==> flow/design.v <==
`timescale 1ns / 1ps
module cla_slice_part(g,p,a,b);
 input a, b;
 output g;  
 output p;  
 assign g = a & b;
 assign p = a ^ b;
endmodule
module CarryPropagateGenerateUnit( g,p,a,b);
	input  [15:0] a,b;
	output [15:0] g,p;
	cla_slice_part s0(g[0],p[0],a[0],b[0]);
	cla_slice_part s1(g[1],p[1],a[1],b[1]);
	cla_slice_part s2(g[2],p[2],a[2],b[2]);
	cla_slice_part s3(g[3],p[3],a[3],b[3]);
	cla_slice_part s4(g[4],p[4],a[4],b[4]);
	cla_slice_part s5(g[5],p[5],a[5],b[5]);
	cla_slice_part s6(g[6],p[6],a[6],b[6]);
	cla_slice_part s7(g[7],p[7],a[7],b[7]);
	cla_slice_part s8(g[8],p[8],a[8],b[8]);
	cla_slice_part s9(g[9],p[9],a[9],b[9]);
	cla_slice_part s10(g[10],p[10],a[10],b[10]);
	cla_slice_part s11(g[11],p[11],a[11],b[11]);
	cla_slice_part s12(g[12],p[12],a[12],b[12]);
	cla_slice_part s13(g[13],p[13],a[13],b[13]);
	cla_slice_part s14(g[14],p[14],a[14],b[14]);
	cla_slice_part s15(g[15],p[15],a[15],b[15]);
endmodule
module SixteenBitSummationUnit(sum,p,carry,cin);
  input [14:0] carry;
  input cin;
  input [15:0] p;
  output [15:0] sum;
  assign sum[0] = p[0] ^ cin;
  assign sum[1] = p[1] ^ carry[0];
  assign sum[2] = p[2] ^ carry[1];
  assign sum[3] = p[3] ^ carry[2];
  assign sum[4] = p[4] ^ carry[3];
  assign sum[5] = p[5] ^ carry[4];
  assign sum[6] = p[6] ^ carry[5];
  assign sum[7] = p[7] ^ carry[6];
  assign sum[8] = p[8] ^ carry[7];
  assign sum[9] = p[9] ^ carry[8];
  assign sum[10] = p[10] ^ carry[9];
  assign sum[11] = p[11] ^ carry[10];
  assign sum[12] = p[12] ^ carry[11];
  assign sum[13] = p[13] ^ carry[12];
  assign sum[14] = p[14] ^ carry[13];
  assign sum[15] = p[15] ^ carry[14];
endmodule
module four_bit_block_cla(P,G,carry,p,g,cin);
	input [3:0] p,g;
	input cin;
	output [2:0] carry;
	output P,G;
	assign	carry[0] = 	g[0] |
											cin & p[0];
	assign	carry[1] =  g[1] |
											g[0] & p[1] |
											cin  &  p[0] & p[1];
	assign	carry[2] =  g[2] |
											g[1] & p[2] |
											g[0] & p [1] & p[2] |
											cin  & p[0] & p[1] & p[2];
	assign	P = p[0] & p[1] & p[2] & p[3];
	assign	G = g[3] | 
							g[2] & p[3] |
							g[1] & p[2] & p[3] |
							g[0] & p[1] & p[2] & p[3];
endmodule
module cla_16_two_level(sum,cout,a,b,cin);
	input [15:0] a, b;
	input cin;
	output [15:0] sum;
	output  cout;
	wire [15:0]   g, p,carry;  
	wire [3:0]  G,P;
	assign carry[3]  = G[0] | cin & P[0];
	assign carry[7]  = G[1] | G[0] & P[1] | cin & P[0] & P[1]; 
	assign carry[11] = G[2] |
										 G[1] & P[2] |
										 G[0] & P[1] & P[2] | 
										 cin  & P[0] & P[1] & P[2];
	assign cout = G[3] |
								G[2] & P[3] |
								G[1] & P[2] & P[3] |
								G[0] & P[1] & P[2] & P[3] |
								cin   & P[0] & P[1] & P[2] & P[3];
	CarryPropagateGenerateUnit   CPGU( g,p,a,b);
	four_bit_block_cla FBBC0(P[0],G[0],carry[2:0],p[3:0],g[3:0],cin);     
	four_bit_block_cla FBBC1(P[1],G[1],carry[6:4],p[7:4],g[7:4],carry[3]);   
	four_bit_block_cla FBBC2(P[2],G[2],carry[10:8],p[11:8],g[11:8],carry[7]);
	four_bit_block_cla FBBC3(P[3],G[3],carry[14:12],p[15:12],g[15:12],carry[11]); 
	SixteenBitSummationUnit TTBSU(sum,p,carry[14:0],cin);
endmodule
`timescale 1ns / 1ps
module xnew2(
	output reg [15:0] x,
	input [15:0] x0,
	input [15:0] y,
	input cin,
	input reset,
	input stop,
	input clk
	);
	wire [15:0] sum,a,b;
	wire cout;	 
	cla_16_two_level alu(sum,cout,a,b,cin);
	assign a=x;
	assign b=cin?(~y):y;
	always @(posedge clk)
	begin
		if(reset)
		begin
			x<=x0;
		end
		else
		begin
			if(!stop)
			begin
				x<=sum;
			end
			else
			begin
				x<=x;
			end
		end
	end
endmodule
`timescale 1ns / 1ps
module ynew2(
	output reg [15:0] y,
	input [15:0] y0,
	input [15:0] x,
	input cin,
	input reset,
	input stop,
	input clk
	);
	wire [15:0] sum,a,b;
	wire cout;	 
	cla_16_two_level alu(sum,cout,a,b,cin);
	assign a=y;
	assign b=cin?(~x):x;
	always @(posedge clk)
	begin
		if(reset)
		begin
			y<=y0;
		end
		else
		begin
			if(!stop)
			begin
				y<=sum;
			end
			else
			begin
				y<=y;
			end
		end	
	end
endmodule
`timescale 1ns / 1ps
module znew2(
	output reg [15:0] z,
	output zsign,
	input [15:0] z0,
	input [15:0] zrom,
	input cin,
	input reset,
	input stop,
	input clk
	);
	wire [15:0] sum,a,b;
	wire cout;	 
	cla_16_two_level alu(sum,cout,a,b,cin);
	assign a=z;
	assign b=cin?(~zrom):zrom;
	always @(posedge clk)
	begin
		if(reset)
		begin
			z<=z0;
		end
		else
		begin
			if(!stop)
				z<=sum;
			else
				z<=z;
		end	
	end
	assign zsign=z[15];
endmodule
`timescale 1ns / 1ps
module datapathnew2(
	output [15:0] x,
	output [15:0] y,
	input [15:0] z0,
	input [3:0] i,
	input reset,
	input stop,
	input clk
	); 
	parameter xinit=16'b0010_0110_1101_1101;	 
	parameter yinit=16'b0;
	reg [15:0] zrom_q;
	wire [15:0] xval,yval,zval;
	wire [15:0] x0,y0;
	wire [15:0] z;
	wire zsign;
	always @(*)
	begin
		case(i)
			4'd0: zrom_q=16'b0011_0010_0100_0011;
			4'd1: zrom_q=16'b0001_1101_1010_1100;
			4'd2: zrom_q=16'b0000_1111_1010_1101;
			4'd3: zrom_q=16'b0000_0111_1111_0101;
			4'd4: zrom_q=16'b0000_0011_1111_1110;
			4'd5: zrom_q=16'b0000_0001_1111_1111;
			4'd6: zrom_q=16'b0000_0000_1111_1111;
			4'd7: zrom_q=16'b0000_0000_0111_1111;
			4'd8: zrom_q=16'b0000_0000_0011_1111;
			4'd9: zrom_q=16'b0000_0000_0001_1111;
			4'd10: zrom_q=16'b0000_0000_0000_1111;
			4'd11: zrom_q=16'b0000_0000_0000_0111;
			4'd12: zrom_q=16'b0000_0000_0000_0011;
			4'd13: zrom_q=16'b0000_0000_0000_0001;
			4'd14: zrom_q=16'b0;
			4'd15: zrom_q=16'b0;
			default: zrom_q=16'b0;
		endcase
	end
	xnew2 xmod(x,x0,yval,xcin,reset,stop,clk);
	ynew2 ymod(y,y0,xval,ycin,reset,stop,clk);
	znew2 zmod(z,zsign,z0,zval,zcin,reset,stop,clk);
	assign x0=xinit;
	assign y0=yinit;
	assign xval=$signed(x)>>>i;
	assign yval=$signed(y)>>>i;
	assign zval=zrom_q;
	assign xcin=zsign?1'b0:1'b1;
	assign ycin=zsign?1'b1:1'b0;
	assign zcin=zsign?1'b0:1'b1;
endmodule
`timescale 1ns / 1ps
module cordic_sincos(
	input clk,
	input rst,
	input start,
	input [15:0] z0,
	output ready,
	output reg done,
	output [15:0] x,
	output [15:0] y
	);
	reg busy;
	reg [3:0] cnt;
	wire load;
	assign ready = ~busy;
	assign load = rst | (start & ~busy);
	always @(posedge clk)
	begin
		if(rst)
		begin
			busy <= 1'b0;
			cnt <= 4'd0;
			done <= 1'b0;
		end
		else
		begin
			done <= 1'b0;
			if(!busy)
			begin
				cnt <= 4'd0;
				if(start)
					busy <= 1'b1;
			end
			else
			begin
				cnt <= cnt + 4'd1;
				if(cnt == 4'd15)
				begin
					busy <= 1'b0;
					done <= 1'b1;
				end
			end
		end
	end
	datapathnew2 dp(x,y,z0,cnt,load,~busy,clk);
endmodule
clock: 4.9 ns
lec_check: 0
abc_area: 1
cap_margin: 35
cell_pad_in_sites_global_placement: 0
core_aspect_ratio: 0.92
core_margin: 2
core_utilization: 46
cts_cluster_diameter: 345
cts_cluster_size: 100
gpl_timing_driven: 1
min_routing_layer: met1
place_density_lb_addon: 0.19
slew_margin: 20
tns_end_percent: 40
run.sh (not shown) runs the stock make flow with config.mk's settings and CLKGATE_MAP_FILE=.
==> next run, changes <==
Settings changed: CAP_MARGIN 35 to 0, CORE_UTILIZATION 46 to 72, CTS_CLUSTER_DIAMETER 345 to 28, CTS_CLUSTER_SIZE 100 to 86, PLACE_DENSITY_LB_ADDON 0.19 to 0.3, SETUP_SLACK_MARGIN set to 0.45, TNS_END_PERCENT 40 to 5.
Clock period 4.9 ns to 2.82 ns, I/O delays scaled along.
Outcome: With this change the flow never finished: it broke off in global routing (5_1_grt) (GRT-0116); die size went down by a quarter to a third; area after synthesis is unchanged; synthesized cell count stays the same.
==> next run, changes <==
Settings changed: CAP_MARGIN 0 to 15, CELL_PAD_IN_SITES_DETAIL_PLACEMENT set to 1, CORE_UTILIZATION 72 to 16, CTS_CLUSTER_SIZE 86 to not set, MAX_ROUTING_LAYER set to met4, PLACE_DENSITY_LB_ADDON 0.3 to 0.19, SETUP_SLACK_MARGIN 0.45 to not set, TNS_END_PERCENT 5 to 95.
Clock period 2.82 ns to 3.63 ns, I/O delays scaled along.
The changed run passed the timing, DRC and antenna checks.
Die size climbs to 4.3 times its value.
Synthesized cell count is unchanged.
Area after synthesis does not change.
==> next run, changes <==
Settings changed: ABC_AREA 1 to 0, CAP_MARGIN 15 to 20, CELL_PAD_IN_SITES_DETAIL_PLACEMENT 1 to 2, CORE_ASPECT_RATIO 0.92 to 1.51, CTS_CLUSTER_DIAMETER 28 to 293, CTS_CLUSTER_SIZE set to 17, GPL_TIMING_DRIVEN 1 to 0.
=> The new run produced a layout that fails on negative setup slack. Sequential share of layout area decreases by 1.0 points. Cell count decreases by 12%. First-iteration DRC count decreases by 37%. Final area increases by 5.5%. Die size decreases by 2.9%. Total power increases by 34%. Worst setup slack is worse by 1000 ps. Critical path depth decreases by 2.
Power and IR drop assume default switching activity.
